## north
==> flow/design.v (excerpt) <==
module Cfu (
  input               cmd_valid,
  output              cmd_ready,
  input      [9:0]    cmd_payload_function_id,
  input      [31:0]   cmd_payload_inputs_0,
  input      [31:0]   cmd_payload_inputs_1,
  output reg          rsp_valid,
  input               rsp_ready,
  output reg [31:0]   rsp_payload_outputs_0,
  input               reset,
  input               clk
);
wire  [2:0] opcode;
wire  is_setting_mode, is_resetting_acc, is_accumlating, is_loading_upper;
reg         mode;  
reg   [31:0] upper_bitblade_in_a;
reg   [31:0] upper_bitblade_in_b;
wire  [63:0] bitblade_in_a;
wire  [63:0] bitblade_in_b;
wire  [31:0] bitblade_out_c;
assign opcode = cmd_payload_function_id[2:0];
assign is_setting_mode =  (cmd_valid) && (opcode == 0);
assign is_resetting_acc = (cmd_valid) && (opcode == 1);
assign is_loading_upper = (cmd_valid) && (opcode == 2);
assign is_accumlating =   (cmd_valid) && (opcode == 3);
always @(posedge clk) begin
  if (reset)
    mode <= 0;  
  else if (is_setting_mode)
    mode <= cmd_payload_function_id[3];
end
assign cmd_ready = ~rsp_valid;
always @(posedge clk) begin
  if (reset)          rsp_valid <= 1'b0;
  else if (rsp_valid) rsp_valid <= ~rsp_ready;   
  else if (cmd_valid) rsp_valid <= 1'b1;         
end
always @(posedge clk) begin
  if (reset)
    rsp_payload_outputs_0 <= 32'b0;
  else if (is_resetting_acc)
    rsp_payload_outputs_0 <= 32'b0;
  else if (is_accumlating)
    rsp_payload_outputs_0 <= rsp_payload_outputs_0 + bitblade_out_c;
end
always @(posedge clk) begin
  if (reset)                  upper_bitblade_in_a <= 0;
  else if (is_loading_upper)  upper_bitblade_in_a <= cmd_payload_inputs_0;
end
always @(posedge clk) begin
  ...
For scale: roughly 1800 cells after synthesis, roughly 98 flip-flops, about 0.016 mm2 of cells after synthesis.
make LEC_CHECK=0 CAP_MARGIN=0 CORE_MARGIN=2 CORE_UTILIZATION=72 CTS_CLUSTER_SIZE=23 PLACE_DENSITY=0.64 SETUP_SLACK_MARGIN=1.39 SLEW_MARGIN=20 finish   # period 11.1 ns
run.sh (not shown) runs the stock make flow with config.mk's settings and CLKGATE_MAP_FILE=.
north got as far as global routing, where a tool error ended the run.
Changes in south relative to north:
- removing PLACE_DENSITY (formerly 0.64)
- changing CORE_UTILIZATION from 72 to 51
- removing SETUP_SLACK_MARGIN (formerly 1.39)
- changing CAP_MARGIN from 0 to 20
- removing CTS_CLUSTER_SIZE (formerly 23)
- changing the clock period (ns, I/O delays scaled along) from 11.1 to 13.5
Notes after the runs:
- south ended with every stage complete and zero timing, DRC or antenna violations.
- Summary of south over north: number of placed I/O pins did not really move; number of rows created at floorplan increased by 10 relative to the old numbers; die size rose about 40%.
- Pre-placement core utilization (south over north): decrease, 21 points
- Taking north as the reference, in south cell resize tally after clock tree synthesis decreased 160; die extent in y saw an increase.
### south -> east
- setting HOLD_SLACK_MARGIN to 0.28 for the first time
- setting SETUP_SLACK_MARGIN to -0.9 for the first time
- changing SLEW_MARGIN from 20 to 0
- changing CORE_UTILIZATION from 51 to 40
Note that the die area recorded for south amounts to 0.79 times the value seen in east.
east vs. south: design area lower; multi-input gate share of the layout cell area decreased by 0.91 points relative to the old numbers.
Between south and east, clock-cell share of area increased.
south -> east: depth of the most critical reg-to-reg path decreased by a little under 10%
Looking at launch point of the critical path, the cmd_payload_inputs_1[29] result is from south; the cmd_payload_inputs_1[21] one comes from east.
Diff south..east | worst hold path depth | unchanged
Changes observed in east relative to south: routed wire length shrank by 4.1%; worst setup slack shows a reduction of 670 ps; met3 track utilization from global routing saw a decrease.
What the final checks of east revealed, after a flow that finished every stage, was a layout that fails on negative setup slack.
Modified inputs, west compared to east
- CORE_MARGIN now 6, was 2
- GPL_TIMING_DRIVEN now 0, previously not set
- SLEW_MARGIN now 20, was 0
- HOLD_SLACK_MARGIN no longer set, was 0.28
- SETUP_SLACK_MARGIN now 3.81, was -0.9
- CAP_MARGIN now 35, was 20
- GPL_ROUTABILITY_DRIVEN now 0, previously not set
- CTS_CLUSTER_DIAMETER now 285, previously not set
Results
west finished all stages; the layout is clean. west: violation tally from detailed-route iteration zero is 461 higher than what east reported. east has higher critical path depth than west. west vs. east: maximum number of pins on one net before global-route repair went down; wire length went up; worst-skew pair later-pin latency did not really move; combinational fraction of the cell area went up.
